==> design/flow/design.v <==
module Cfu (
    input               cmd_valid,
    output              cmd_ready,
    input      [9:0]    cmd_payload_function_id,
    input      [31:0]   cmd_payload_inputs_0,
    input      [31:0]   cmd_payload_inputs_1,
    output reg          rsp_valid,
    input               rsp_ready,
    output reg [31:0]   rsp_payload_outputs_0,
    input               reset,
    input               clk
);
    wire signed [15:0] prod_0, prod_1, prod_2, prod_3;
    assign prod_0 = ($signed(cmd_payload_inputs_0[7:0])) * $signed(cmd_payload_inputs_1[7:0]);
    assign prod_1 = ($signed(cmd_payload_inputs_0[15:8])) * $signed(cmd_payload_inputs_1[15:8]);
    assign prod_2 = ($signed(cmd_payload_inputs_0[23:16])) * $signed(cmd_payload_inputs_1[23:16]);
    assign prod_3 = ($signed(cmd_payload_inputs_0[31:24])) * $signed(cmd_payload_inputs_1[31:24]);
    wire signed [31:0] sum_prods;
    assign sum_prods = prod_0 + prod_1 + prod_2 + prod_3;
    assign cmd_ready = ~rsp_valid;   
    always @(posedge clk) begin
        if (reset) begin
            rsp_payload_outputs_0 <= 32'b0;
            rsp_valid <= 1'b0;
        end else if (rsp_valid) begin
                rsp_valid <= ~rsp_ready;
            end else if (cmd_valid) begin
                    rsp_valid <= 1'b1;
                    rsp_payload_outputs_0 <= |cmd_payload_function_id[9:3]
                        ? 32'b0
                        : rsp_payload_outputs_0 + sum_prods;
                end
            end
endmodule
==> design/flow/run.sh <==
#!/bin/bash
# the make line also repeats each setting of config.mk as NAME=value (left out here)
make -C /OpenROAD-flow-scripts/flow DESIGN_CONFIG=/design/flow/config.mk WORK_HOME=/design/flow/orfs CLKGATE_MAP_FILE= finish
==> design/flow/config.mk <==
export PLATFORM = sky130hd
export DESIGN_NAME = Cfu
export DESIGN_NICKNAME = Cfu
export VERILOG_FILES = /design/flow/design.v
export SDC_FILE = /design/flow/constraint.sdc
export NUM_CORES = 4
export LEC_CHECK = 0
export CAP_MARGIN = 20
export CELL_PAD_IN_SITES_DETAIL_PLACEMENT = 1
export CORE_ASPECT_RATIO = 0.52
export CORE_MARGIN = 5
export CORE_UTILIZATION = 38
export CTS_CLUSTER_DIAMETER = 215
export CTS_CLUSTER_SIZE = 63
export GPL_ROUTABILITY_DRIVEN = 0
export GPL_TIMING_DRIVEN = 0
export HOLD_SLACK_MARGIN = 0.26
export MAX_ROUTING_LAYER = met4
export MIN_ROUTING_LAYER = met1
export PLACE_DENSITY = 0.72
export SLEW_MARGIN = 40
export TNS_END_PERCENT = 90
==> design/flow/constraint.sdc <==
create_clock -name core_clock -period 19.3 [get_ports {clk}]
set_input_delay 3.8600 -clock core_clock [delete_from_list [all_inputs] [get_ports {clk}]]
set_output_delay 3.8600 -clock core_clock [all_outputs]
set_load 0.01 [all_outputs]
==> results_slide.txt, run 1 <==
Run Summary

Run status
  – Run status: no timing/DRC/antenna violations

Floorplanning
  – Placeable core region: between 30000 and 40000 um^2
  – Site row count: 50
  – Die Size: just over 40000 um^2
  – I/O Pins: between 100 and 150
  – Die Span X: around 270 um
  – Core utilization at floorplan: 0.3842
  – Die height: around 150 um

Worst hold path
  – Worst Hold Class: flip-flop to flip-flop
  – Worst hold stages: 2
  – Worst min-delay path endpoint: rsp_payload_outputs_0[7]$_SDFFE_PP0P_
  – Worst hold start: rsp_payload_outputs_0[7]$_SDFFE_PP0P_

Route
  – Remaining design rule violation count: 0
  – Drt wl/cell: 21.13 um
  – First DRT Iteration DRCs: 565
  – Total wirelength of the detailed-routed design: 44300 um
  – Detailed-routing iteration count for the pre-antenna-repair pass: 5
  – Antenna viol nets, final: 0
  – Via-to-Cell Ratio: about 5.2
  – Vias after detailed routing: ~11000

Final timing
  – Setup repair after global routing missed its margin: false
  – Post-route clock skew: 0.01164 ns
  – Transition time of the tightest slew-check pin: ~0.70 ns
  – Final tally of setup violations: 0
  – Final Max-Slew Violation Tally: 0
  – Relative slew margins: 0.5273
  – Final Hold Violating Endpoints: 0
  – Tmin final: between 10 and 15 ns
  – Highest achievable clock rate: 73.43 MHz
  – Setup TNS: 0 ns
  – Post-layout period usage: 0.7056

Setup path
  – Cell mode on critical path: fa_1
  – WP data required: 19.50 ns
  – Critical path peak fanout: 8
  – Buffering stage count on the worst path with inverters included: 5
  – Worst reg-to-reg path cell count: 12
  – Slowest library cell on the worst path: clkdlybuf4s50_1
  – Critical register-to-register path endpoint: rsp_payload_outputs_0[30]$_SDFFE_PP0P_
  – Cell type group with the largest total delay on the critical path: adder cells
  – Crit path from: cmd_payload_inputs_0[15]
  – Start-to-end type of the worst setup path: primary input to flip-flop
  – Worst r2r src: rsp_payload_outputs_0[0]$_SDFFE_PP0P_
  – Peak per-stage delay on the critical path: ~0.69 ns
  – Category of the worst setup path capture point: flip-flop
  – Type of element launching the critical path: primary input
  – End point of the critical path: rsp_payload_outputs_0[30]$_SDFFE_PP0P_
  – Data arrival time of the critical path: ~14 ns
  – Worst reg-to-reg setup slack: around 16 ns
  – Depth of the critical timing path with buffers and inverters included: 30

Yosys
  – Fraction of the mapped netlist area in adder cells: 0.5951
  – Synthesized Nets: around 2000
  – Sequential cell area fraction in the yosys report: 0.04789
  – Dominant register cell: dfxtp_1
  – Multiplexer share: 0.0008163
  – Yosys stat area: between 10000 and 15000 um^2
  – Syn Inst Count: 1481
  – Largest combinational cell category by area: adder cells
  – Top cell type by total area after synthesis: fa_1
  – Area fraction in compound gates after synthesis: 0.07482
  – Commonest cells in the synthesized netlist: inv_1 (389), fa_1 (327), and2_1 (139)
  – Share of flip-flops with an asynchronous set or reset: 0
  – Simple-Gate Area Share: 0.1457
  – Synthesized area: approximately 14000 um^2
  – Distinct lib cells: ~58
  – # Cells Yosys: approximately 1500
  – Post-synth EDFFs: 0
  – Avg Inst Size Synth: between 9 and 10 um^2
  – XOR-XNOR Cells, Area Fraction: 0.02657
  – Post-synthesis register bit count: 33
  – Largest type area fraction: 0.4745
  – Cell types with the largest area share after synthesis: fa_1 (47%), ha_1 (12%), inv_1 (11%)
  – Most frequent cell after synthesis: inv_1
  – Warnings from Yosys: 1

Clock network
  – Largest buffer count on any clock path: 2
  – Clock slew at the register clock pins of the worst setup and hold paths: 0.05 ns
  – Clock net sink count: 33
  – Count of buffers added by post-CTS timing repair for setup: 0
  – H-tree levels: 2
  – CTS resizes: 0
  – Clock latency on the worst-skew pair: 0.30 ns
  – Post-cts hold buffer count: 0
  – Clock Tree Root: clkbuf_16
  – Total clock buffers created by CTS: 5
  – Clock tree from TritonCTS: yes

Global route
  – Sum of overflow across all layers after global routing: 0
  – Pin count of the biggest net entering global routing: 13
  – Number of antenna violations at the first check in global routing: 4
  – Number of global-route vias before repair: 13057
  – First-pass GRT wire length: slightly above 70000 um
  – Overall fraction of global-route tracks in use: 0.2304

Placed design
  – Hpwl dp: around 40000 um
  – Number of port buffers: approximately 110

Finish
  – Relative area change from synthesis to final layout: 13.94%
  – Final nets: 2135

Run
  – # Max-Cap Violations: 0
  – Tool warning count: 32
==> stage by stage <==
step,worst slack [ns],std cells,utilization,instance area (um^2),hold WS (ns)
floorplan,7.104,1481,-,13800,0.4878
global placement,5.250,2083,0.4315,15490,0.4640
detailed placement,5.542,2084,0.4322,15520,0.4739
CTS,5.825,2092,0.4375,15710,0.4814
global route,5.159,2096,0.4377,15720,0.5070
finish,5.682,2096,0.4377,15720,0.4813
==> cell type report <==
cell class | instances | area, um^2
antenna | 4 | 10.01
buffer | 10 | 45.04
clock buffer | 5 | 125.1
clock inverter | 3 | 65.06
fill | 4157 | 20190
inverter | 389 | 1460
multi-input combinational | 1049 | 11650
sequential | 33 | 660.6
tap | 494 | 618.1
timing repair buffer | 109 | 1089
==> metal layers <==
layer	routed length [um]	part of all wire	up-vias	GRT usage
li1	-	-	4701	-
met3	2892	0.065	92	0.03747
met2	21790	0.49	395	0.3799
met4	1360	0.031	0	0.07307
met5	0	0	-	-
met1	18250	0.41	5630	0.2940
==> run 2, diff against run 1 <==
CELL_PAD_IN_SITES_DETAIL_PLACEMENT = not set   (was 1)
CORE_ASPECT_RATIO = not set   (was 0.52)
CORE_MARGIN = 2   (was 5)
CORE_UTILIZATION = 70   (was 38)
CTS_CLUSTER_DIAMETER = not set   (was 215)
CTS_CLUSTER_SIZE = not set   (was 63)
GPL_ROUTABILITY_DRIVEN = not set   (was 0)
GPL_TIMING_DRIVEN = not set   (was 0)
HOLD_SLACK_MARGIN = not set   (was 0.26)
MAX_ROUTING_LAYER = not set   (was met4)
MIN_ROUTING_LAYER = not set   (was met1)
PLACE_DENSITY = not set   (was 0.72)
PLACE_DENSITY_LB_ADDON = 0.24   (was not set)
SLEW_MARGIN = 20   (was 40)
TNS_END_PERCENT = not set   (was 90)
clock period = 9.35 ns   (was 19.3 ns; I/O delays follow)
==> run 2 against run 1 <==
The run now fails in global routing (5_1_grt). Synthesized cell count did not move. Die area fell by 48%. Synthesized area unchanged.
==> results_slide.txt, run 2 <==
Physical Implementation Snapshot

Yosys
  – Largest type area fraction: 0.4745
  – Synthesized area: roughly 14000 um^2
  – Largest combinational cell category by area: adder cells
  – Avg Inst Size Synth: ~9.3 um^2
  – Share of flip-flops with an asynchronous set or reset: 0
  – Syn Inst Count: 1481
  – Post-synth EDFFs: 0
  – Commonest cells in the synthesized netlist: inv_1 (389), fa_1 (327), and2_1 (139)
  – Simple-Gate Area Share: 0.1457
  – Yosys stat area: around 14000 um^2
  – Most frequent cell after synthesis: inv_1
  – Distinct lib cells: 58
  – Cell types with the largest area share after synthesis: fa_1 (47%), ha_1 (12%), inv_1 (11%)
  – Synthesized Nets: between 2000 and 2500
  – Dominant register cell: dfxtp_1
  – Area fraction in compound gates after synthesis: 0.07482
  – Multiplexer share: 0.0008163
  – Top cell type by total area after synthesis: fa_1
  – Warnings from Yosys: 1
  – Post-synthesis register bit count: 33
  – Fraction of the mapped netlist area in adder cells: 0.5951
  – Sequential cell area fraction in the yosys report: 0.04789
  – # Cells Yosys: 1481
  – XOR-XNOR Cells, Area Fraction: 0.02657

Floorplanning
  – Core utilization at floorplan: 0.7112
  – Placeable core region: about 19000 um^2
  – Die height: ~140 um
  – Die Span X: about 140 um
  – I/O Pins: ~110
  – Die Size: about 21000 um^2
  – Site row count: roughly 51

Clock network
  – Total clock buffers created by CTS: 5
  – H-tree levels: 2
  – Clock net sink count: 33
  – Largest buffer count on any clock path: 2
  – Clock Tree Root: clkbuf_16

Run status
  – Run status: stopped before the end
  – First error line in the log: [ERROR GRT-0232] Routing congestion too high. Check the congestion heatmap in the GUI.
  – Last stage reached: global routing (5_1_grt)

Placed design
  – Final RePlAce weighted congestion: approximately 0.91
  – Number of port buffers: between 100 and 150
  – Number of instances in the placed design: slightly above 2000
  – Hpwl dp: 31060 um
  – Worst-case setup slack after placement: -1.508 ns

Global route
  – Sum of overflow across all layers after global routing: 2
  – Overall fraction of global-route tracks in use: 0.6546
run 2: timing repair:
action                                  4_1_cts
gates resized                               360
hold buffers                                  0
setup buffers                                30
endpoints found under the setup margin       22
pin swaps                                   129
run 2: per-stage QoR:
step | cell area (um^2) | util
after CTS | 17360 | 0.8951
after detailed placement | 16640 | 0.8577
after global placement | 16640 | 0.8577
after floorplan | 13960 | -
run 2: routing by layer:
metal / track usage / overflow
met1: 0.6551 / 0
met3: 0.4179 / 0
met5: 0.1178 / 0
met4: 0.6627 / 1
met2: 0.8820 / 1
==> run 3, diff against run 2 <==
CORE_UTILIZATION = 71   (was 70)
CTS_CLUSTER_DIAMETER = 28   (was not set)
CTS_CLUSTER_SIZE = 97   (was not set)
HOLD_SLACK_MARGIN = -0.08   (was not set)
PLACE_DENSITY_LB_ADDON = 0.21   (was 0.24)
SETUP_SLACK_MARGIN = 1.19   (was not set)
TNS_END_PERCENT = 5   (was not set)
clock period = 9.86 ns   (was 9.35 ns; I/O delays follow)
==> run 3 against run 2 <==
Now fails the layout checks on negative setup slack. Die area fell by 1.4%. Synthesized area did not move. Synthesized cell count did not move.
==> results_slide.txt, run 3 <==
Run Summary

Run status
  – Run status: finished with violations
  – Layout Check Failures: negative setup slack

Yosys
  – Warnings from Yosys: 1
  – XOR-XNOR Cells, Area Fraction: 0.02657
  – Top cell type by total area after synthesis: fa_1
  – Post-synthesis register bit count: 33
  – Fraction of the mapped netlist area in adder cells: 0.5951
  – Largest type area fraction: 0.4745
  – Synthesized Nets: approximately 2000
  – Yosys stat area: 13800 um^2
  – Cell types with the largest area share after synthesis: fa_1 (47%), ha_1 (12%), inv_1 (11%)
  – Commonest cells in the synthesized netlist: inv_1 (389), fa_1 (327), and2_1 (139)
  – Sequential cell area fraction in the yosys report: 0.04789
  – Syn Inst Count: 1481
  – Distinct lib cells: 58
  – Post-synth EDFFs: 0
  – Most frequent cell after synthesis: inv_1
  – Largest combinational cell category by area: adder cells
  – Share of flip-flops with an asynchronous set or reset: 0
  – Multiplexer share: 0.0008163
  – Dominant register cell: dfxtp_1
  – # Cells Yosys: 1481
  – Simple-Gate Area Share: 0.1457
  – Synthesized area: about 14000 um^2
  – Area fraction in compound gates after synthesis: 0.07482
  – Avg Inst Size Synth: between 9 and 10 um^2

Floorplanning
  – Die Span X: 143.4 um
  – Die Size: roughly 21000 um^2
  – Die height: between 100 and 150 um
  – Core utilization at floorplan: 0.7302
  – Placeable core region: ~19000 um^2
  – Site row count: about 50
  – I/O Pins: approximately 110

Clock network
  – Total clock buffers created by CTS: 5
  – Largest buffer count on any clock path: 2
  – Clock net sink count: 33
  – Post-cts hold buffer count: 0
  – Clock slew at the register clock pins of the worst setup and hold paths: approximately 0.07 ns
  – Clock Tree Root: clkbuf_16
  – H-tree levels: 2
  – Clock tree from TritonCTS: yes
  – Clock latency on the worst-skew pair: 0.29 ns

Setup path
  – Slowest library cell on the worst path: nor3_1
  – Worst reg-to-reg setup slack: ~6.7 ns
  – Buffering stage count on the worst path with inverters included: 10
  – Critical path peak fanout: 6
  – Depth of the critical timing path with buffers and inverters included: 34
  – Worst reg-to-reg path cell count: 12
  – Critical register-to-register path endpoint: rsp_payload_outputs_0[30]$_SDFFE_PP0P_
  – Worst r2r src: rsp_payload_outputs_0[0]$_SDFFE_PP0P_
  – End point of the critical path: rsp_payload_outputs_0[27]$_SDFFE_PP0P_
  – Crit path from: cmd_payload_inputs_1[20]
  – Start-to-end type of the worst setup path: primary input to flip-flop
  – Data arrival time of the critical path: around 12 ns
  – Category of the worst setup path capture point: flip-flop
  – Cell mode on critical path: fa_1
  – Type of element launching the critical path: primary input
  – Cell type group with the largest total delay on the critical path: adder cells
  – Peak per-stage delay on the critical path: 1.08 ns
  – WP data required: slightly above 10 ns

Route
  – Drt wl/cell: 28.57 um
  – Total wirelength of the detailed-routed design: 59360 um
  – Remaining design rule violation count: 0
  – Via-to-Cell Ratio: between 6 and 7
  – Vias after detailed routing: about 14000
  – First DRT Iteration DRCs: 2459
  – Antenna viol nets, final: 0
  – Detailed-routing iteration count for the pre-antenna-repair pass: 15

Run
  – Tool warning count: 36
  – # Max-Cap Violations: 0

Final timing
  – Post-route clock skew: between 0.01 and 0.015 ns
  – Tmin final: 11.44 ns
  – Transition time of the tightest slew-check pin: between 1 and 1.5 ns
  – Setup repair after global routing missed its margin: true
  – Final Max-Slew Violation Tally: 0
  – Relative slew margins: 0.03218
  – Highest achievable clock rate: about 90 MHz
  – Final tally of setup violations: 22
  – Final Hold Violating Endpoints: 0
  – Final Hold Slack: between 0.4 and 0.5 ns
  – Worst path setup slack after routing: -1.582 ns
  – Post-layout period usage: 1.160

Global route
  – Sum of overflow across all layers after global routing: 0
  – First-pass GRT wire length: between 70000 and 80000 um
  – Number of antenna violations at the first check in global routing: 7
  – Overall fraction of global-route tracks in use: 0.4804
  – Pin count of the biggest net entering global routing: 30
  – Number of global-route vias before repair: roughly 15000

Worst hold path
  – Worst min-delay path endpoint: rsp_payload_outputs_0[5]$_SDFFE_PP0P_
  – Worst Hold Class: flip-flop to flip-flop
  – Worst hold stages: 2
  – Worst hold start: rsp_payload_outputs_0[5]$_SDFFE_PP0P_

Placed design
  – Number of instances in the placed design: slightly above 2000
  – Final RePlAce weighted congestion: 0.8957
  – Number of port buffers: about 110
  – Hpwl dp: between 30000 and 40000 um

Finish
  – Area occupied by multi-input gates: 12340 um^2
  – Number of inserted filler cells in the final layout: around 550
  – Count of placed standard cells in the final layout, fillers left out: about 2100
  – Register area: roughly 660 um^2
  – Relative area change from synthesis to final layout: 28.40%
  – Final nets: ~2400
-- run 3: layout make-up --
type / instances / area share
multi-input combinational: 1050 / 0.6965
timing repair buffer: 337 / 0.1570
inverter: 389 / 0.08257
sequential: 33 / 0.03730
tap: 260 / 0.01837
clock buffer: 7 / 0.008053
antenna: 2 / 0.0002825
-- run 3: metal layers --
metal,part of all wire,GRT usage
met5,0.0018,0
met4,0.14,0.3715
met3,0.15,0.1180
met2,0.44,0.8080
met1,0.27,0.5224
-- run 3: metrics by stage --
step	worst slack (ns)	utilization	TNS (ns)	area, um^2
floorplan	0.1990	-	0	13920
global placement	-0.8611	0.8836	-10.57	16690
detailed placement	-1.185	0.8836	-15.23	16690
CTS	-0.4111	0.9200	-2.475	17380
global route	-1.738	0.9374	-27.30	17710
finish	-1.582	0.9376	-23.94	17710
-- run 3: what timing repair did --
item | 4_1_cts | 5_1_grt
setup endpoints to repair | 25 | 27
gates resized | 213 | 153
pin swaps | 75 | 102
hold endpoints to repair | 0 | 0
buffers inserted | 24 | 20
gates cloned | 1 | 0
==> run 4, diff against run 3 <==
CELL_PAD_IN_SITES_GLOBAL_PLACEMENT = 1   (was not set)
CORE_ASPECT_RATIO = 1.55   (was not set)
CORE_UTILIZATION = 25   (was 71)
CTS_CLUSTER_DIAMETER = not set   (was 28)
CTS_CLUSTER_SIZE = not set   (was 97)
GPL_TIMING_DRIVEN = 1   (was not set)
HOLD_SLACK_MARGIN = not set   (was -0.08)
SETUP_SLACK_MARGIN = 2.86   (was 1.19)
SLEW_MARGIN = 15   (was 20)
TNS_END_PERCENT = not set   (was 5)
clock period = 16.6 ns   (was 9.86 ns; I/O delays follow)
==> run 4 against run 3 <==
The run now finishes clean. Synthesized cell count unchanged. First-iteration DRC count down 91%. Worst setup slack better by 5.5 ns. Final cell count up 11%. Via count down 31%. Worst hold slack worse by 0.019 ns. Clock-buffer cell count unchanged. Critical endpoint is now rsp_payload_outputs_0[31]$_SDFFE_PP0P_.
==> results_slide.txt, run 4 <==
Run Summary

Floorplanning
  – Die Size: about 57000 um^2
  – Die Span X: 192.7 um
  – Site row count: 107
  – Core utilization at floorplan: 0.2519
  – Placeable core region: approximately 55000 um^2
  – I/O Pins: between 100 and 150
  – Die height: 296.5 um

Setup path
  – Start-to-end type of the worst setup path: primary input to flip-flop
  – Worst reg-to-reg setup slack: around 13 ns
  – Worst reg-to-reg path cell count: 12
  – Peak per-stage delay on the critical path: between 0.6 and 0.7 ns
  – Critical path peak fanout: 8
  – Data arrival time of the critical path: 12.87 ns
  – WP data required: roughly 17 ns
  – Buffering stage count on the worst path with inverters included: 5
  – Slowest library cell on the worst path: clkdlybuf4s50_1
  – Depth of the critical timing path with buffers and inverters included: 32
  – Category of the worst setup path capture point: flip-flop
  – Critical register-to-register path endpoint: rsp_payload_outputs_0[30]$_SDFFE_PP0P_
  – End point of the critical path: rsp_payload_outputs_0[31]$_SDFFE_PP0P_
  – Worst r2r src: rsp_payload_outputs_0[0]$_SDFFE_PP0P_
  – Cell mode on critical path: fa_1
  – Cell type group with the largest total delay on the critical path: adder cells
  – Crit path from: cmd_payload_inputs_0[15]
  – Type of element launching the critical path: primary input

Yosys
  – Avg Inst Size Synth: roughly 9.3 um^2
  – Area fraction in compound gates after synthesis: 0.07482
  – Multiplexer share: 0.0008163
  – Commonest cells in the synthesized netlist: inv_1 (389), fa_1 (327), and2_1 (139)
  – XOR-XNOR Cells, Area Fraction: 0.02657
  – Post-synth EDFFs: 0
  – Yosys stat area: approximately 14000 um^2
  – Top cell type by total area after synthesis: fa_1
  – Cell types with the largest area share after synthesis: fa_1 (47%), ha_1 (12%), inv_1 (11%)
  – Warnings from Yosys: 1
  – Post-synthesis register bit count: 33
  – Synthesized Nets: 2019
  – # Cells Yosys: around 1500
  – Most frequent cell after synthesis: inv_1
  – Syn Inst Count: about 1500
  – Largest combinational cell category by area: adder cells
  – Synthesized area: 13800 um^2
  – Dominant register cell: dfxtp_1
  – Share of flip-flops with an asynchronous set or reset: 0
  – Sequential cell area fraction in the yosys report: 0.04789
  – Simple-Gate Area Share: 0.1457
  – Largest type area fraction: 0.4745
  – Distinct lib cells: slightly below 60
  – Fraction of the mapped netlist area in adder cells: 0.5951

Clock network
  – Clock net sink count: 33
  – Total clock buffers created by CTS: 5
  – H-tree levels: 2
  – Largest buffer count on any clock path: 2
  – Clock latency on the worst-skew pair: between 0.2 and 0.3 ns
  – Post-cts hold buffer count: 0
  – Clock tree from TritonCTS: yes
  – Count of buffers added by post-CTS timing repair for setup: 0
  – Clock Tree Root: clkbuf_16
  – CTS resizes: 0
  – Clock slew at the register clock pins of the worst setup and hold paths: around 0.060 ns

Global route
  – First-pass GRT wire length: about 60000 um
  – Overall fraction of global-route tracks in use: 0.1400
  – Sum of overflow across all layers after global routing: 0
  – Number of global-route vias before repair: roughly 12000
  – Met3 Usage GRT: 0.01770
  – Global routing met1 resource utilization: 0.1466
  – Met2 Track Usage GR: 0.2903
  – Number of antenna violations at the first check in global routing: 6
  – Pin count of the biggest net entering global routing: 30
  – Top Usage Layer GRT: met2

Run status
  – Run status: no timing/DRC/antenna violations

Final timing
  – Relative slew margins: 0.6126
  – Final Max-Slew Violation Tally: 0
  – Final tally of setup violations: 0
  – Post-route clock skew: ~0.0079 ns
  – Setup repair after global routing missed its margin: false
  – Final Hold Violating Endpoints: 0
  – Highest achievable clock rate: 78.78 MHz
  – Transition time of the tightest slew-check pin: 0.5790 ns
  – Setup TNS: 0 ns
  – Post-layout period usage: 0.7646
  – Tmin final: around 13 ns

Route
  – First DRT Iteration DRCs: 233
  – Via-to-Cell Ratio: ~4.3
  – Total wirelength of the detailed-routed design: ~38000 um
  – Remaining design rule violation count: 0
  – Drt wl/cell: ~16 um
  – Detailed-routing iteration count for the pre-antenna-repair pass: 4
  – Antenna viol nets, final: 0
  – Vias after detailed routing: 9933

Finish
  – Register area: around 660 um^2
  – Area occupied by multi-input gates: around 12000 um^2
  – Post-layout utilization of the core: 0.2910
  – Number of inserted filler cells in the final layout: 5822
  – Relative area change from synthesis to final layout: 15.52%
  – Final nets: between 2000 and 2500

Worst hold path
  – Worst min-delay path endpoint: rsp_payload_outputs_0[10]$_SDFFE_PP0P_
  – Worst hold start: rsp_payload_outputs_0[10]$_SDFFE_PP0P_
  – Worst hold stages: 2
  – Worst Hold Class: flip-flop to flip-flop

Run
  – # Max-Cap Violations: 0
  – Tool warning count: 32

Placed design
  – Hpwl dp: between 30000 and 40000 um
  – Number of port buffers: about 110
  – Final RePlAce weighted congestion: ~0.81
-- run 4: layout make-up --
cell class | count | share of cell area
Tap cell | 708 | 0.05559
Clock buffer | 7 | 0.009578
Inverter | 389 | 0.09162
Sequential cell | 33 | 0.04145
Antenna cell | 3 | 0.0004711
Multi-Input combinational cell | 1049 | 0.7308
Timing Repair Buffer | 112 | 0.07019
Clock inverter | 1 | 0.0003140
-- run 4: stage by stage --
step | hold WS [ns] | cell area, um^2 | std cells | worst slack, ns
6_report | 0.4803 | 15940 | 2302 | 3.907
5_1_grt | 0.5092 | 15940 | 2302 | 3.170
4_1_cts | 0.4833 | 15910 | 2298 | 3.754
3_5_place_dp | 0.4701 | 15760 | 2290 | 3.529
3_3_place_gp | 0.4684 | 15760 | 2290 | 3.497
2_1_floorplan | 0.4878 | 13800 | 1481 | 4.944
-- run 4: routing by layer --
metal | up-vias | part of all wire
li1 | 4688 | -
met4 | 6 | 0.015
met1 | 5047 | 0.37
met3 | 39 | 0.039
met2 | 153 | 0.58
met5 | - | 0.00090
==> run 5, diff against run 4 <==
ABC_AREA = 1   (was not set)
CELL_PAD_IN_SITES_GLOBAL_PLACEMENT = not set   (was 1)
CORE_ASPECT_RATIO = not set   (was 1.55)
CORE_UTILIZATION = 72   (was 25)
CTS_CLUSTER_DIAMETER = 222   (was not set)
CTS_CLUSTER_SIZE = 14   (was not set)
GPL_ROUTABILITY_DRIVEN = 1   (was not set)
GPL_TIMING_DRIVEN = not set   (was 1)
MAX_ROUTING_LAYER = met5   (was not set)
MIN_ROUTING_LAYER = met1   (was not set)
PLACE_DENSITY_LB_ADDON = 0.24   (was 0.21)
SETUP_SLACK_MARGIN = not set   (was 2.86)
SLEW_MARGIN = 40   (was 15)
clock period = 9.28 ns   (was 16.6 ns; I/O delays follow)
==> run 5 against run 4 <==
The flow now stops in global routing (5_1_grt). Synthesized area is 8.4% higher. Die area fell by 62%. Synthesized cell count increased by 32%.
==> results_slide.txt, run 5 <==
Physical Implementation Snapshot

Run status
  – Run status: stopped before the end
  – Last stage reached: global routing (5_1_grt)
  – First error line in the log: [ERROR GRT-0232] Routing congestion too high. Check the congestion heatmap in the GUI.

Yosys
  – Warnings from Yosys: 1
  – Avg Inst Size Synth: ~7.6 um^2
  – Sequential cell area fraction in the yosys report: 0.04416
  – Yosys stat area: 14960 um^2
  – Largest combinational cell category by area: adder cells
  – Post-synth EDFFs: 0
  – Syn Inst Count: around 2000
  – Synthesized area: 14960 um^2
  – Simple-Gate Area Share: 0.1835
  – Post-synthesis register bit count: 33
  – Largest type area fraction: 0.4376
  – XOR-XNOR Cells, Area Fraction: 0.008196
  – Dominant register cell: dfxtp_1
  – Multiplexer share: 0
  – Top cell type by total area after synthesis: fa_1
  – Fraction of the mapped netlist area in adder cells: 0.5488
  – # Cells Yosys: between 1500 and 2000
  – Share of flip-flops with an asynchronous set or reset: 0
  – Area fraction in compound gates after synthesis: 0.04449
  – Commonest cells in the synthesized netlist: inv_1 (607), nand2_1 (452), fa_1 (327)
  – Cell types with the largest area share after synthesis: fa_1 (44%), inv_1 (15%), nand2_1 (11%)
  – Most frequent cell after synthesis: inv_1
  – Distinct lib cells: 40
  – Synthesized Nets: approximately 2500

Clock network
  – Clock net sink count: 33
  – Total clock buffers created by CTS: 5
  – Clock Tree Root: clkbuf_16
  – Largest buffer count on any clock path: 2
  – H-tree levels: 2

Placed design
  – Final RePlAce weighted congestion: 0.9520
  – Number of port buffers: 108
  – Hpwl dp: between 30000 and 40000 um
  – Number of instances in the placed design: 2483

Global route
  – Sum of overflow across all layers after global routing: between 600 and 700
  – Overall fraction of global-route tracks in use: 0.9211

Floorplanning
  – Die height: 148.1 um
  – Site row count: ~52
  – I/O Pins: between 100 and 150
  – Placeable core region: slightly above 20000 um^2
  – Die Size: roughly 22000 um^2
  – Core utilization at floorplan: 0.7370
  – Die Span X: ~150 um
[run 5: through the flow]
step                      cell area, um^2  setup TNS, ns  setup WS (ns)  hold WS, ns
after floorplan                     14960              0        0.02566       0.5062
after global placement              17750         -13.89        -0.8156       0.4726
after detailed placement            17750         -22.28         -1.226       0.4797
after CTS                           18840              0       0.001431       0.4885
[run 5: routing by layer]
| metal | GRT overflow | track usage |
|---|---|---|
| met1 | 4 | 0.8670 |
| met2 | 411 | 1.074 |
| met3 | 7 | 0.8021 |
| met4 | 201 | 1.009 |
| met5 | 4 | 0.4727 |
[run 5: timing repair]
item,in CTS
hold buffers,0
pin swaps,155
endpoints found under the setup margin,23
setup buffers,40
gates resized,387
==> run 6, diff against run 5 <==
ABC_AREA = not set   (was 1)
CORE_UTILIZATION = 71   (was 72)
CTS_CLUSTER_DIAMETER = not set   (was 222)
CTS_CLUSTER_SIZE = 37   (was 14)
GPL_ROUTABILITY_DRIVEN = not set   (was 1)
HOLD_SLACK_MARGIN = -0.08   (was not set)
MAX_ROUTING_LAYER = not set   (was met5)
MIN_ROUTING_LAYER = not set   (was met1)
PLACE_DENSITY_LB_ADDON = not set   (was 0.24)
SETUP_SLACK_MARGIN = 1.94   (was not set)
SLEW_MARGIN = 20   (was 40)
TNS_END_PERCENT = 5   (was not set)
clock period = 6.72 ns   (was 9.28 ns; I/O delays follow)
==> run 6 against run 5 <==
Now fails the layout checks on negative setup slack. Synthesized area is 7.8% lower. Die area is 6.3% lower. Synthesized cell count is 24% lower.
==> results_slide.txt, run 6 <==
Run Summary

Yosys
  – XOR-XNOR Cells, Area Fraction: 0.02657
  – # Cells Yosys: 1481
  – Largest combinational cell category by area: adder cells
  – Synthesized area: roughly 14000 um^2
  – Warnings from Yosys: 1
  – Area fraction in compound gates after synthesis: 0.07482
  – Dominant register cell: dfxtp_1
  – Simple-Gate Area Share: 0.1457
  – Most frequent cell after synthesis: inv_1
  – Cell types with the largest area share after synthesis: fa_1 (47%), ha_1 (12%), inv_1 (11%)
  – Top cell type by total area after synthesis: fa_1
  – Synthesized Nets: a little over 2000
  – Sequential cell area fraction in the yosys report: 0.04789
  – Multiplexer share: 0.0008163
  – Yosys stat area: roughly 14000 um^2
  – Distinct lib cells: 58
  – Fraction of the mapped netlist area in adder cells: 0.5951
  – Share of flip-flops with an asynchronous set or reset: 0
  – Post-synth EDFFs: 0
  – Post-synthesis register bit count: 33
  – Avg Inst Size Synth: around 9.3 um^2
  – Largest type area fraction: 0.4745
  – Syn Inst Count: around 1500
  – Commonest cells in the synthesized netlist: inv_1 (389), fa_1 (327), and2_1 (139)

Floorplanning
  – Site row count: 50
  – Placeable core region: between 15000 and 20000 um^2
  – Core utilization at floorplan: 0.7302
  – Die Size: just over 20000 um^2
  – I/O Pins: 112
  – Die height: 143.4 um
  – Die Span X: approximately 140 um

Setup path
  – Crit path from: cmd_payload_inputs_1[3]
  – Critical path peak fanout: 8
  – Cell type group with the largest total delay on the critical path: adder cells
  – Worst reg-to-reg setup slack: 3.27 ns
  – Type of element launching the critical path: primary input
  – Category of the worst setup path capture point: flip-flop
  – Peak per-stage delay on the critical path: approximately 0.54 ns
  – End point of the critical path: rsp_payload_outputs_0[26]$_SDFFE_PP0P_
  – Worst r2r src: rsp_payload_outputs_0[0]$_SDFFE_PP0P_
  – Start-to-end type of the worst setup path: primary input to flip-flop
  – Critical register-to-register path endpoint: rsp_payload_outputs_0[26]$_SDFFE_PP0P_
  – Buffering stage count on the worst path with inverters included: 11
  – Depth of the critical timing path with buffers and inverters included: 38
  – Slowest library cell on the worst path: fa_1
  – Data arrival time of the critical path: around 9.9 ns
  – Worst reg-to-reg path cell count: 12
  – Cell mode on critical path: inv_1
  – WP data required: roughly 6.9 ns

Worst hold path
  – Worst hold stages: 2
  – Worst Hold Class: flip-flop to flip-flop
  – Worst hold start: rsp_payload_outputs_0[30]$_SDFFE_PP0P_
  – Worst min-delay path endpoint: rsp_payload_outputs_0[30]$_SDFFE_PP0P_

Placed design
  – Hpwl dp: between 30000 and 40000 um
  – Final RePlAce weighted congestion: between 0.9 and 1
  – Number of port buffers: between 100 and 150

Route
  – Antenna viol nets, final: 0
  – First DRT Iteration DRCs: around 950
  – Detailed-routing iteration count for the pre-antenna-repair pass: 8
  – Vias after detailed routing: roughly 12000
  – Total wirelength of the detailed-routed design: between 40000 and 50000 um
  – Remaining design rule violation count: 0
  – Via-to-Cell Ratio: slightly above 6
  – Drt wl/cell: about 22 um

Clock network
  – Largest buffer count on any clock path: 2
  – Clock latency on the worst-skew pair: slightly below 0.3 ns
  – Post-cts hold buffer count: 0
  – Clock Tree Root: clkbuf_16
  – Total clock buffers created by CTS: 5
  – H-tree levels: 2
  – Clock tree from TritonCTS: yes
  – Clock net sink count: 33
  – Clock slew at the register clock pins of the worst setup and hold paths: ~0.060 ns

Finish
  – Relative area change from synthesis to final layout: 25.13%
  – Final nets: ~2300
  – Post-layout utilization of the core: 0.9137

Final timing
  – Worst path setup slack after routing: -3.031 ns
  – Highest achievable clock rate: ~100 MHz
  – Final Max-Slew Violation Tally: 0
  – Tmin final: slightly below 10 ns
  – Post-layout period usage: 1.451
  – Relative slew margins: 0.3395
  – Final Hold Violating Endpoints: 0
  – Final Hold Slack: 0.4886 ns
  – Final tally of setup violations: 28
  – Transition time of the tightest slew-check pin: around 1 ns
  – Setup TNS: -66.54 ns
  – Setup repair after global routing missed its margin: true
  – Post-route clock skew: approximately 0.0041 ns

Run status
  – Layout Check Failures: negative setup slack
  – Run status: finished with violations

Global route
  – Number of global-route vias before repair: between 10000 and 15000
  – Overall fraction of global-route tracks in use: 0.4323
  – Sum of overflow across all layers after global routing: 0
  – Number of antenna violations at the first check in global routing: 5
  – First-pass GRT wire length: 67680 um
  – Pin count of the biggest net entering global routing: 30

Run
  – Tool warning count: 37
  – # Max-Cap Violations: 0
-- run 6: per-stage QoR --
stage                     area, um^2  worst slack (ns)  cells
after CTS                      17150            -2.895   2042
after detailed placement       16680            -3.602   2024
final                          17260            -3.031   2046
after global placement         16680            -3.345   2024
after floorplan                13920            -2.313   1481
after global routing           17260            -3.387   2044
-- run 6: cell type report --
type	count	area, um^2
diodes	4	10.01
clock buffers	5	125.1
clock inverters	3	46.29
fillers	784	1630
inverters	389	1460
multi-input cells	1050	12160
flip-flops and latches	33	660.6
well taps	260	325.3
repair buffers	302	2480
-- run 6: metal layers --
metal / global-route usage / up-vias / wire (um)
met1: 0.4902 / 6155 / 14780
met3: 0.1006 / 317 / 4211
li1: - / 5074 / -
met4: 0.2668 / 4 / 3340
met5: 0 / - / 31
met2: 0.7419 / 830 / 22380
-- run 6: timing repair --
item | CTS | global route
resized | 122 | 41
buffers inserted | 9 | 0
gates cloned | 1 | 0
endpoints found under the setup margin | 30 | 30
pin swaps | 42 | 12
==> run 7, diff against run 6 <==
HOLD_SLACK_MARGIN = not set   (was -0.08)
SETUP_SLACK_MARGIN = not set   (was 1.94)
TNS_END_PERCENT = not set   (was 5)
clock period = 9.86 ns   (was 6.72 ns; I/O delays follow)
==> run 7 against run 6 <==
The layout still fails its checks (negative setup slack). Non-clock buffer count is 33 higher. Worst setup slack better by 1.8 ns. Register-to-register slack better by 3.2 ns. Final cell count is 1.5% higher. Via count is 15% higher. Wire length is 29% higher. Global-route usage is 3.1 points higher. Clock skew is 0.0052 ns higher. Critical path type unchanged.
==> results_slide.txt, run 7 <==
Run Summary

Floorplanning
  – Die Span X: about 140 um
  – Die Size: approximately 21000 um^2
  – Die height: approximately 140 um
  – I/O Pins: between 100 and 150
  – Placeable core region: approximately 19000 um^2
  – Site row count: 50
  – Core utilization at floorplan: 0.7302

Final timing
  – Post-layout period usage: 1.122
  – Final Hold Violating Endpoints: 0
  – Final tally of setup violations: 17
  – Highest achievable clock rate: 90.38 MHz
  – Transition time of the tightest slew-check pin: about 1.0 ns
  – Tmin final: roughly 11 ns
  – Worst path setup slack after routing: -1.205 ns
  – Relative slew margins: 0.3196
  – Final Max-Slew Violation Tally: 0
  – Setup repair after global routing missed its margin: true
  – Post-route clock skew: roughly 0.009 ns
  – Final Hold Slack: just under 0.5 ns

Clock network
  – Clock tree from TritonCTS: yes
  – H-tree levels: 2
  – Clock slew at the register clock pins of the worst setup and hold paths: 0.06 ns
  – Largest buffer count on any clock path: 2
  – Total clock buffers created by CTS: 5
  – Clock net sink count: 33
  – Clock latency on the worst-skew pair: ~0.30 ns
  – Clock Tree Root: clkbuf_16

Route
  – Drt wl/cell: 27.83 um
  – Detailed-routing iteration count for the pre-antenna-repair pass: 13
  – Via-to-Cell Ratio: 6.840
  – Antenna viol nets, final: 0
  – Vias after detailed routing: 14207
  – Remaining design rule violation count: 0
  – First DRT Iteration DRCs: 2115
  – Total wirelength of the detailed-routed design: about 58000 um

Setup path
  – Type of element launching the critical path: primary input
  – Data arrival time of the critical path: roughly 11 ns
  – Slowest library cell on the worst path: fa_1
  – WP data required: ~10 ns
  – Peak per-stage delay on the critical path: between 0.8 and 0.9 ns
  – Critical path peak fanout: 7
  – Start-to-end type of the worst setup path: primary input to flip-flop
  – Worst reg-to-reg path cell count: 12
  – Crit path from: cmd_payload_inputs_1[31]
  – Worst reg-to-reg setup slack: between 6 and 7 ns
  – Cell mode on critical path: fa_1
  – Critical register-to-register path endpoint: rsp_payload_outputs_0[24]$_SDFFE_PP0P_
  – Buffering stage count on the worst path with inverters included: 11
  – Worst r2r src: rsp_payload_outputs_0[0]$_SDFFE_PP0P_
  – Depth of the critical timing path with buffers and inverters included: 34
  – Cell type group with the largest total delay on the critical path: adder cells
  – End point of the critical path: rsp_payload_outputs_0[24]$_SDFFE_PP0P_
  – Category of the worst setup path capture point: flip-flop

Finish
  – Area occupied by multi-input gates: between 10000 and 15000 um^2
  – Relative area change from synthesis to final layout: 29.20%
  – Final non-filler cell area: roughly 18000 um^2
  – Final nets: 2352
  – Number of inserted filler cells in the final layout: approximately 550
  – Register area: 660.6 um^2

Placed design
  – Total cell area at the placement stage: 16580 um^2
  – Hpwl dp: 31880 um
  – Worst-case setup slack after placement: -1.266 ns
  – Final RePlAce weighted congestion: 0.9190
  – Number of port buffers: 108

Yosys
  – Yosys stat area: around 14000 um^2
  – # Cells Yosys: around 1500
  – Sequential cell area fraction in the yosys report: 0.04789
  – XOR-XNOR Cells, Area Fraction: 0.02657
  – Simple-Gate Area Share: 0.1457
  – Cell types with the largest area share after synthesis: fa_1 (47%), ha_1 (12%), inv_1 (11%)
  – Avg Inst Size Synth: ~9.3 um^2
  – Dominant register cell: dfxtp_1
  – Synthesized area: 13800 um^2
  – Largest combinational cell category by area: adder cells
  – Syn Inst Count: approximately 1500
  – Top cell type by total area after synthesis: fa_1
  – Commonest cells in the synthesized netlist: inv_1 (389), fa_1 (327), and2_1 (139)
  – Fraction of the mapped netlist area in adder cells: 0.5951
  – Area fraction in compound gates after synthesis: 0.07482
  – Post-synthesis register bit count: 33
  – Largest type area fraction: 0.4745
  – Most frequent cell after synthesis: inv_1
  – Share of flip-flops with an asynchronous set or reset: 0
  – Synthesized Nets: ~2000
  – Post-synth EDFFs: 0
  – Warnings from Yosys: 1
  – Distinct lib cells: 58
  – Multiplexer share: 0.0008163

Global route
  – Number of global-route vias before repair: around 14000
  – Sum of overflow across all layers after global routing: 0
  – Pin count of the biggest net entering global routing: 30
  – Number of antenna violations at the first check in global routing: 6
  – First-pass GRT wire length: between 70000 and 80000 um
  – Overall fraction of global-route tracks in use: 0.4637

Run
  – # Max-Cap Violations: 0
  – Tool warning count: 36

Worst hold path
  – Worst hold stages: 2
  – Worst hold start: rsp_payload_outputs_0[5]$_SDFFE_PP0P_
  – Worst min-delay path endpoint: rsp_payload_outputs_0[5]$_SDFFE_PP0P_
  – Worst Hold Class: flip-flop to flip-flop

Run status
  – Run status: finished with violations
  – Layout Check Failures: negative setup slack
[run 7: layer usage]
layer,track usage,vias up,share of wire
li1,-,5148,-
met1,0.5221,6564,0.28
met2,0.7852,1633,0.43
met3,0.09464,860,0.14
met4,0.3364,2,0.14
met5,0,-,0.00083
[run 7: per-stage QoR]
step	instances	utilization	setup TNS (ns)
6_report	2077	0.9434	-12.89
5_1_grt	2077	0.9434	-14.49
4_1_cts	2057	0.9166	-0.08246
3_5_place_dp	2023	0.8775	-17.10
3_3_place_gp	2023	0.8775	-11.47
2_1_floorplan	1481	-	0
[run 7: area by class of cell]
type / instances / share of cell area
multi-input combinational: 1050 / 0.6977
timing repair buffer: 335 / 0.1551
inverter: 389 / 0.08206
sequential: 33 / 0.03706
tap: 260 / 0.01825
clock buffer: 5 / 0.007020
clock inverter: 3 / 0.002597
antenna: 2 / 0.0002808
[run 7: repair_timing]
action                                  4_1_cts  5_1_grt
endpoints found under the hold margin         0        0
gates cloned                                  1        0
buffers inserted                             25       25
hold buffers                                  0        0
pin swaps                                   124      121
endpoints found under the setup margin       19       17
gates resized                               421      115
==> run 8, diff against run 7 <==
CAP_MARGIN = 0   (was 20)
CORE_UTILIZATION = 47   (was 71)
CTS_CLUSTER_DIAMETER = 257   (was not set)
CTS_CLUSTER_SIZE = not set   (was 37)
GPL_TIMING_DRIVEN = 0   (was not set)
PLACE_DENSITY_LB_ADDON = 0.13   (was not set)
TNS_END_PERCENT = 5   (was not set)
clock period = 9.54 ns   (was 9.86 ns; I/O delays follow)
==> run 8 against run 7 <==
The layout still fails its checks (negative setup slack). Via count decreased by 29%. First-iteration DRC count decreased by 76%. Worst hold slack got worse by 0.0044 ns. Design area decreased by 10%. Clock-buffer cell count increased by 2. Highest routed layer is now met4.
==> results_slide.txt, run 8 <==
Run Summary

Run status
  – Run status: finished with violations
  – Layout Check Failures: negative setup slack

Floorplanning
  – Core utilization at floorplan: 0.4793
  – Placeable core region: 28780 um^2
  – Die Span X: 175.3 um
  – Die Size: between 30000 and 40000 um^2
  – Die height: 175.3 um
  – I/O Pins: around 110
  – Site row count: approximately 62

Yosys
  – Avg Inst Size Synth: slightly above 9 um^2
  – Largest type area fraction: 0.4745
  – Synthesized area: between 10000 and 15000 um^2
  – Most frequent cell after synthesis: inv_1
  – Post-synthesis register bit count: 33
  – Share of flip-flops with an asynchronous set or reset: 0
  – Distinct lib cells: between 50 and 60
  – # Cells Yosys: 1481
  – Warnings from Yosys: 1
  – Top cell type by total area after synthesis: fa_1
  – Area fraction in compound gates after synthesis: 0.07482
  – Simple-Gate Area Share: 0.1457
  – Cell types with the largest area share after synthesis: fa_1 (47%), ha_1 (12%), inv_1 (11%)
  – XOR-XNOR Cells, Area Fraction: 0.02657
  – Post-synth EDFFs: 0
  – Fraction of the mapped netlist area in adder cells: 0.5951
  – Synthesized Nets: between 2000 and 2500
  – Sequential cell area fraction in the yosys report: 0.04789
  – Yosys stat area: around 14000 um^2
  – Multiplexer share: 0.0008163
  – Dominant register cell: dfxtp_1
  – Syn Inst Count: 1481
  – Largest combinational cell category by area: adder cells
  – Commonest cells in the synthesized netlist: inv_1 (389), fa_1 (327), and2_1 (139)

Global route
  – Number of antenna violations at the first check in global routing: 0
  – Sum of overflow across all layers after global routing: 0
  – Overall fraction of global-route tracks in use: 0.2131
  – Pin count of the biggest net entering global routing: 11
  – First-pass GRT wire length: ~52000 um
  – Number of global-route vias before repair: between 10000 and 15000

Setup path
  – Peak per-stage delay on the critical path: between 0.6 and 0.7 ns
  – Depth of the critical timing path with buffers and inverters included: 33
  – Worst reg-to-reg path cell count: 12
  – Data arrival time of the critical path: 10.12 ns
  – Worst reg-to-reg setup slack: 6.46 ns
  – End point of the critical path: rsp_payload_outputs_0[31]$_SDFFE_PP0P_
  – Crit path from: cmd_payload_inputs_0[23]
  – Start-to-end type of the worst setup path: primary input to flip-flop
  – Cell type group with the largest total delay on the critical path: adder cells
  – Critical register-to-register path endpoint: rsp_payload_outputs_0[30]$_SDFFE_PP0P_
  – WP data required: about 10 ns
  – Slowest library cell on the worst path: fa_1
  – Cell mode on critical path: fa_1
  – Buffering stage count on the worst path with inverters included: 8
  – Type of element launching the critical path: primary input
  – Category of the worst setup path capture point: flip-flop
  – Critical path peak fanout: 8
  – Worst r2r src: rsp_payload_outputs_0[0]$_SDFFE_PP0P_

Clock network
  – Clock slew at the register clock pins of the worst setup and hold paths: around 0.060 ns
  – Clock latency on the worst-skew pair: 0.28 ns
  – Total clock buffers created by CTS: 5
  – H-tree levels: 2
  – Clock Tree Root: clkbuf_16
  – Clock tree from TritonCTS: yes
  – Post-cts hold buffer count: 0
  – Clock net sink count: 33
  – Largest buffer count on any clock path: 2

Route
  – First DRT Iteration DRCs: around 500
  – Drt wl/cell: 15.18 um
  – Total wirelength of the detailed-routed design: between 30000 and 40000 um
  – Vias after detailed routing: around 10000
  – Remaining design rule violation count: 0
  – Number of antenna diodes: 0
  – Antenna viol nets, final: 0
  – Via-to-Cell Ratio: roughly 5
  – Detailed-routing iteration count for the pre-antenna-repair pass: 5

Final timing
  – Tmin final: 9.938 ns
  – Final Max-Slew Violation Tally: 0
  – Post-layout period usage: 1.042
  – Final tally of setup violations: 10
  – Highest achievable clock rate: roughly 100 MHz
  – Relative slew margins: 0.2407
  – Setup repair after global routing missed its margin: true
  – Post-route clock skew: around 0.0039 ns
  – Worst path setup slack after routing: -0.3983 ns
  – Final Hold Violating Endpoints: 0
  – Transition time of the tightest slew-check pin: 1.129 ns
  – Final Hold Slack: ~0.48 ns

Placed design
  – Number of port buffers: 108
  – Hpwl dp: ~27000 um
  – Total cell area at the placement stage: roughly 15000 um^2
  – Worst-case setup slack after placement: -1.628 ns
  – Final RePlAce weighted congestion: 0.8574

Worst hold path
  – Worst hold stages: 2
  – Worst min-delay path endpoint: rsp_payload_outputs_0[10]$_SDFFE_PP0P_
  – Worst Hold Class: flip-flop to flip-flop
  – Worst hold start: rsp_payload_outputs_0[10]$_SDFFE_PP0P_

Finish
  – Post-layout utilization of the core: 0.5543
  – Final nets: 2169
  – Number of inserted filler cells in the final layout: around 2700
  – Relative area change from synthesis to final layout: 15.65%
  – Final non-filler cell area: roughly 16000 um^2

Run
  – Tool warning count: 35
  – # Max-Cap Violations: 0
run 8: layer usage:
metal,vias to the layer above,share of wire,GRT usage
met1,5070,0.46,0.3156
met2,188,0.49,0.3509
met5,-,0,0
met3,14,0.040,0.02424
li1,4770,-,-
met4,0,0.0079,0.02083
run 8: what timing repair did:
| item | CTS | global route |
|---|---|---|
| buffers inserted | 25 | 9 |
| cloned | 1 | 0 |
| pin swaps | 40 | 28 |
| setup endpoints to repair | 19 | 20 |
| gates resized | 295 | 56 |
run 8: area by class of cell:
cell class	count	area, um^2	area share
inverter	389	1463	0.09168
tap	384	480.5	0.03012
clock buffer	7	152.6	0.009568
multi-input combinational	1050	12040	0.7547
buffer	10	45.04	0.002823
sequential	33	660.6	0.04141
clock inverter	1	5.005	0.0003137
timing repair buffer	142	1107	0.06941
run 8: stage by stage:
stage	TNS, ns	cells
floorplan	-0.1679	1481
global placement	-21.92	1973
detailed placement	-23.05	1973
CTS	-3.417	2007
global route	-6.882	2016
finish	-2.559	2016
==> run 9, diff against run 8 <==
CELL_PAD_IN_SITES_GLOBAL_PLACEMENT = 3   (was not set)
CORE_ASPECT_RATIO = 0.5   (was not set)
CORE_UTILIZATION = 25   (was 47)
CTS_CLUSTER_DIAMETER = 292   (was 257)
CTS_CLUSTER_SIZE = 99   (was not set)
GPL_TIMING_DRIVEN = not set   (was 0)
PLACE_DENSITY = 0.81   (was not set)
PLACE_DENSITY_LB_ADDON = not set   (was 0.13)
SETUP_SLACK_MARGIN = -0.58   (was not set)
TNS_END_PERCENT = not set   (was 5)
clock period = 12.0 ns   (was 9.54 ns; I/O delays follow)
==> run 9 against run 8 <==
The run now finishes clean. Synthesized area is the same. Sequential share of layout area hardly changed. Sequential cell count stayed put. Via count is 4.5% lower. Highest routed layer unchanged. Clock-buffer cell count down 2. Wire length grew 11%. Utilization is 26 points lower. Global-route usage fell by 8.5 points.
==> results_slide.txt, run 9 <==
Run Summary

Clock network
  – Clock Tree Root: clkbuf_16
  – Clock slew at the register clock pins of the worst setup and hold paths: around 0.060 ns
  – Total clock buffers created by CTS: 5
  – Clock net sink count: 33
  – Clock latency on the worst-skew pair: approximately 0.29 ns
  – Post-cts hold buffer count: 0
  – Largest buffer count on any clock path: 2
  – Clock tree from TritonCTS: yes
  – H-tree levels: 2
  – CTS resizes: 0
  – Count of buffers added by post-CTS timing repair for setup: 0

Setup path
  – Worst r2r src: rsp_payload_outputs_0[0]$_SDFFE_PP0P_
  – WP data required: around 12 ns
  – Start-to-end type of the worst setup path: primary input to flip-flop
  – Slowest library cell on the worst path: fa_1
  – End point of the critical path: rsp_payload_outputs_0[31]$_SDFFE_PP0P_
  – Depth of the critical timing path with buffers and inverters included: 33
  – Peak per-stage delay on the critical path: around 0.70 ns
  – Category of the worst setup path capture point: flip-flop
  – Type of element launching the critical path: primary input
  – Buffering stage count on the worst path with inverters included: 6
  – Crit path from: cmd_payload_inputs_1[24]
  – Cell type group with the largest total delay on the critical path: adder cells
  – Critical register-to-register path endpoint: rsp_payload_outputs_0[30]$_SDFFE_PP0P_
  – Critical path peak fanout: 8
  – Worst reg-to-reg path cell count: 12
  – Cell mode on critical path: fa_1
  – Worst reg-to-reg setup slack: 8.86 ns
  – Data arrival time of the critical path: 11.52 ns

Run status
  – Run status: no timing/DRC/antenna violations

Final timing
  – Final tally of setup violations: 0
  – Relative slew margins: 0.6145
  – Final Hold Slack: about 0.48 ns
  – Final Max-Slew Violation Tally: 0
  – Post-layout period usage: 0.9456
  – Transition time of the tightest slew-check pin: just under 0.6 ns
  – Post-route clock skew: roughly 0.0080 ns
  – Tmin final: 11.35 ns
  – Highest achievable clock rate: roughly 88 MHz
  – Final Hold Violating Endpoints: 0
  – Worst path setup slack after routing: 0.6529 ns

Global route
  – First-pass GRT wire length: slightly below 60000 um
  – Number of global-route vias before repair: around 11000
  – Overall fraction of global-route tracks in use: 0.1279
  – Pin count of the biggest net entering global routing: 30
  – Number of antenna violations at the first check in global routing: 0
  – Sum of overflow across all layers after global routing: 0

Yosys
  – Sequential cell area fraction in the yosys report: 0.04789
  – Share of flip-flops with an asynchronous set or reset: 0
  – XOR-XNOR Cells, Area Fraction: 0.02657
  – Most frequent cell after synthesis: inv_1
  – Cell types with the largest area share after synthesis: fa_1 (47%), ha_1 (12%), inv_1 (11%)
  – Avg Inst Size Synth: between 9 and 10 um^2
  – # Cells Yosys: ~1500
  – Area fraction in compound gates after synthesis: 0.07482
  – Top cell type by total area after synthesis: fa_1
  – Distinct lib cells: 58
  – Yosys stat area: about 14000 um^2
  – Fraction of the mapped netlist area in adder cells: 0.5951
  – Largest combinational cell category by area: adder cells
  – Commonest cells in the synthesized netlist: inv_1 (389), fa_1 (327), and2_1 (139)
  – Syn Inst Count: around 1500
  – Warnings from Yosys: 1
  – Synthesized area: around 14000 um^2
  – Simple-Gate Area Share: 0.1457
  – Post-synth EDFFs: 0
  – Synthesized Nets: slightly above 2000
  – Post-synthesis register bit count: 33
  – Dominant register cell: dfxtp_1
  – Largest type area fraction: 0.4745
  – Multiplexer share: 0.0008163

Route
  – Total wirelength of the detailed-routed design: 34000 um
  – Detailed-routing iteration count for the pre-antenna-repair pass: 4
  – First DRT Iteration DRCs: 280
  – Drt wl/cell: 14.47 um
  – Remaining design rule violation count: 0
  – Via-to-Cell Ratio: between 4 and 5
  – Number of antenna diodes: 0
  – Antenna viol nets, final: 0
  – Vias after detailed routing: 9587

Run
  – # Max-Cap Violations: 0
  – Tool warning count: 32

Placed design
  – Worst-case setup slack after placement: between 0.2 and 0.3 ns
  – Final RePlAce weighted congestion: ~0.78
  – Number of instances in the placed design: roughly 2300
  – Number of port buffers: 108
  – Hpwl dp: between 30000 and 40000 um
  – Total cell area at the placement stage: 15930 um^2

Floorplanning
  – Site row count: approximately 60
  – Die Span X: 336.2 um
  – Placeable core region: between 50000 and 60000 um^2
  – Die height: roughly 170 um
  – Core utilization at floorplan: 0.2549
  – I/O Pins: between 100 and 150
  – Die Size: between 50000 and 60000 um^2

Worst hold path
  – Worst hold start: rsp_payload_outputs_0[16]$_SDFFE_PP0P_
  – Worst min-delay path endpoint: rsp_payload_outputs_0[16]$_SDFFE_PP0P_
  – Worst hold stages: 2
  – Worst Hold Class: flip-flop to flip-flop

Finish
  – Number of inserted filler cells in the final layout: slightly below 6000
  – Final non-filler cell area: 16080 um^2
  – Relative area change from synthesis to final layout: 16.53%
  – Count of placed standard cells in the final layout, fillers left out: 2350
  – Post-layout utilization of the core: 0.2970
  – Final nets: 2143
==> run 9: through the flow <==
step	setup TNS, ns
6_report	0
5_1_grt	-0.008119
4_1_cts	0
3_5_place_dp	0
3_3_place_gp	0
2_1_floorplan	0
==> run 9: layout make-up <==
cell class / count / area, um^2 / area share
clock inverters: 3 / 17.52 / 0.001090
inverters: 389 / 1460 / 0.09082
multi-input cells: 1049 / 11650 / 0.7244
repair buffers: 127 / 1236 / 0.07689
well taps: 744 / 930.9 / 0.05790
clock buffers: 5 / 125.1 / 0.007783
flip-flops and latches: 33 / 660.6 / 0.04109
==> run 9: layer usage <==
layer / share of wire / vias to the layer above / global-route usage
met4: 0.0082 / 0 / 0.01501
met2: 0.48 / 71 / 0.2208
li1: - / 4713 / -
met5: 0 / - / 0
met3: 0.017 / 19 / 0.007179
met1: 0.49 / 4784 / 0.1817
==> run 10, diff against run 9 <==
CAP_MARGIN = 20   (was 0)
CELL_PAD_IN_SITES_GLOBAL_PLACEMENT = not set   (was 3)
CORE_ASPECT_RATIO = not set   (was 0.5)
CORE_UTILIZATION = 61   (was 25)
CTS_CLUSTER_DIAMETER = not set   (was 292)
CTS_CLUSTER_SIZE = not set   (was 99)
PLACE_DENSITY = not set   (was 0.81)
SETUP_SLACK_MARGIN = 0.3   (was -0.58)
clock period = 6.41 ns   (was 12.0 ns; I/O delays follow)
==> run 10 against run 9 <==
The layout now fails its checks (negative setup slack). Design area rose by 17%. Sequential share of layout area down 0.58 points. First-iteration DRC count rose to 2.5 times the previous value. Register-to-register slack lost 5.5 ns. Synthesized area unchanged. Die area fell by 58%. Critical endpoint is now rsp_payload_outputs_0[28]$_SDFFE_PP0P_.
==> results_slide.txt, run 10 <==
Run Summary

Setup path
  – Critical register-to-register path endpoint: rsp_payload_outputs_0[30]$_SDFFE_PP0P_
  – End point of the critical path: rsp_payload_outputs_0[28]$_SDFFE_PP0P_
  – Data arrival time of the critical path: roughly 9.5 ns
  – Buffering stage count on the worst path with inverters included: 11
  – Slowest library cell on the worst path: fa_2
  – Worst reg-to-reg setup slack: 3.35 ns
  – Start-to-end type of the worst setup path: primary input to flip-flop
  – Cell mode on critical path: fa_1
  – Crit path from: cmd_payload_inputs_1[17]
  – Critical path peak fanout: 5
  – Category of the worst setup path capture point: flip-flop
  – Worst r2r src: rsp_payload_outputs_0[0]$_SDFFE_PP0P_
  – WP data required: ~6.6 ns
  – Depth of the critical timing path with buffers and inverters included: 35
  – Cell type group with the largest total delay on the critical path: adder cells
  – Type of element launching the critical path: primary input
  – Peak per-stage delay on the critical path: 0.61 ns
  – Worst reg-to-reg path cell count: 12

Global route
  – Number of antenna violations at the first check in global routing: 0
  – First-pass GRT wire length: between 50000 and 60000 um
  – Top Usage Layer GRT: met2
  – Global routing met1 resource utilization: 0.4227
  – Sum of overflow across all layers after global routing: 0
  – Pin count of the biggest net entering global routing: 30
  – Number of global-route vias before repair: approximately 12000
  – Met2 Track Usage GR: 0.5279
  – Overall fraction of global-route tracks in use: 0.3088
  – Met3 Usage GRT: 0.03867

Placed design
  – Worst-case setup slack after placement: -3.761 ns
  – Total cell area at the placement stage: roughly 17000 um^2
  – Final RePlAce weighted congestion: 0.9100
  – Hpwl dp: 29510 um
  – Number of port buffers: roughly 110

Worst hold path
  – Worst hold stages: 2
  – Worst hold start: rsp_payload_outputs_0[5]$_SDFFE_PP0P_
  – Worst min-delay path endpoint: rsp_payload_outputs_0[5]$_SDFFE_PP0P_
  – Worst Hold Class: flip-flop to flip-flop

Run status
  – Run status: finished with violations
  – Layout Check Failures: negative setup slack

Final timing
  – Post-route clock skew: between 0.01 and 0.015 ns
  – Final tally of setup violations: 28
  – Setup repair after global routing missed its margin: true
  – Highest achievable clock rate: between 100 and 150 MHz
  – Relative slew margins: 0.2690
  – Final Max-Slew Violation Tally: 0
  – Transition time of the tightest slew-check pin: roughly 1.1 ns
  – Final Hold Violating Endpoints: 0
  – Tmin final: between 9 and 10 ns
  – Post-layout period usage: 1.460
  – Worst path setup slack after routing: -2.947 ns

Floorplanning
  – Core utilization at floorplan: 0.6149
  – Die Span X: about 150 um
  – Site row count: 55
  – Placeable core region: 22430 um^2
  – Die height: 154.4 um
  – I/O Pins: approximately 110
  – Die Size: 23830 um^2

Yosys
  – Largest combinational cell category by area: adder cells
  – # Cells Yosys: 1481
  – Commonest cells in the synthesized netlist: inv_1 (389), fa_1 (327), and2_1 (139)
  – XOR-XNOR Cells, Area Fraction: 0.02657
  – Synthesized Nets: around 2000
  – Largest type area fraction: 0.4745
  – Fraction of the mapped netlist area in adder cells: 0.5951
  – Synthesized area: 13800 um^2
  – Most frequent cell after synthesis: inv_1
  – Top cell type by total area after synthesis: fa_1
  – Simple-Gate Area Share: 0.1457
  – Cell types with the largest area share after synthesis: fa_1 (47%), ha_1 (12%), inv_1 (11%)
  – Dominant register cell: dfxtp_1
  – Avg Inst Size Synth: just over 9 um^2
  – Post-synthesis register bit count: 33
  – Share of flip-flops with an asynchronous set or reset: 0
  – Distinct lib cells: 58
  – Syn Inst Count: between 1000 and 1500
  – Post-synth EDFFs: 0
  – Sequential cell area fraction in the yosys report: 0.04789
  – Area fraction in compound gates after synthesis: 0.07482
  – Multiplexer share: 0.0008163
  – Yosys stat area: ~14000 um^2
  – Warnings from Yosys: 1

Finish
  – Number of inserted filler cells in the final layout: 1323
  – Relative area change from synthesis to final layout: 35.84%
  – Area occupied by multi-input gates: 12820 um^2
  – Post-layout utilization of the core: 0.8354
  – Final non-filler cell area: roughly 19000 um^2
  – Register area: ~660 um^2
  – Final nets: roughly 2400

Clock network
  – Clock net sink count: 33
  – H-tree levels: 2
  – Clock tree from TritonCTS: yes
  – Clock latency on the worst-skew pair: slightly below 0.3 ns
  – Clock slew at the register clock pins of the worst setup and hold paths: ~0.06 ns
  – Clock Tree Root: clkbuf_16
  – Total clock buffers created by CTS: 5
  – Post-cts hold buffer count: 0
  – Largest buffer count on any clock path: 2

Route
  – Detailed-routing iteration count for the pre-antenna-repair pass: 6
  – Via-to-Cell Ratio: 5.336
  – Total wirelength of the detailed-routed design: about 37000 um
  – First DRT Iteration DRCs: just over 700
  – Drt wl/cell: between 15 and 20 um
  – Number of antenna diodes: 0
  – Antenna viol nets, final: 0
  – Remaining design rule violation count: 0
  – Vias after detailed routing: 11429

Run
  – # Max-Cap Violations: 0
  – Tool warning count: 37
run 10: metal layers:
metal,share of wire,vias up
li1,-,5228
met1,0.40,5784
met2,0.52,342
met3,0.056,75
met4,0.025,0
met5,0,-
run 10: area by class of cell:
class                   count  area share
repair buffers            377      0.1742
clock buffers               7    0.007611
multi-input cells        1050      0.6841
clock inverters             1    0.001602
flip-flops and latches     33     0.03525
well taps                 285     0.01903
inverters                 389     0.07818
run 10: timing repair:
| item | 4_1_cts | 5_1_grt |
|---|---|---|
| resized | 369 | 152 |
| endpoints found under the setup margin | 29 | 29 |
| setup buffers | 51 | 16 |
| pin swaps | 167 | 168 |
| gates cloned | 1 | 0 |
run 10: metrics by stage:
step	hold WS, ns	cells	TNS [ns]
floorplan	0.4878	1481	-46.83
global placement	0.4718	2066	-78.85
detailed placement	0.4702	2066	-81.90
CTS	0.4895	2126	-61.94
global route	0.5186	2142	-68.16
finish	0.4822	2142	-61.55
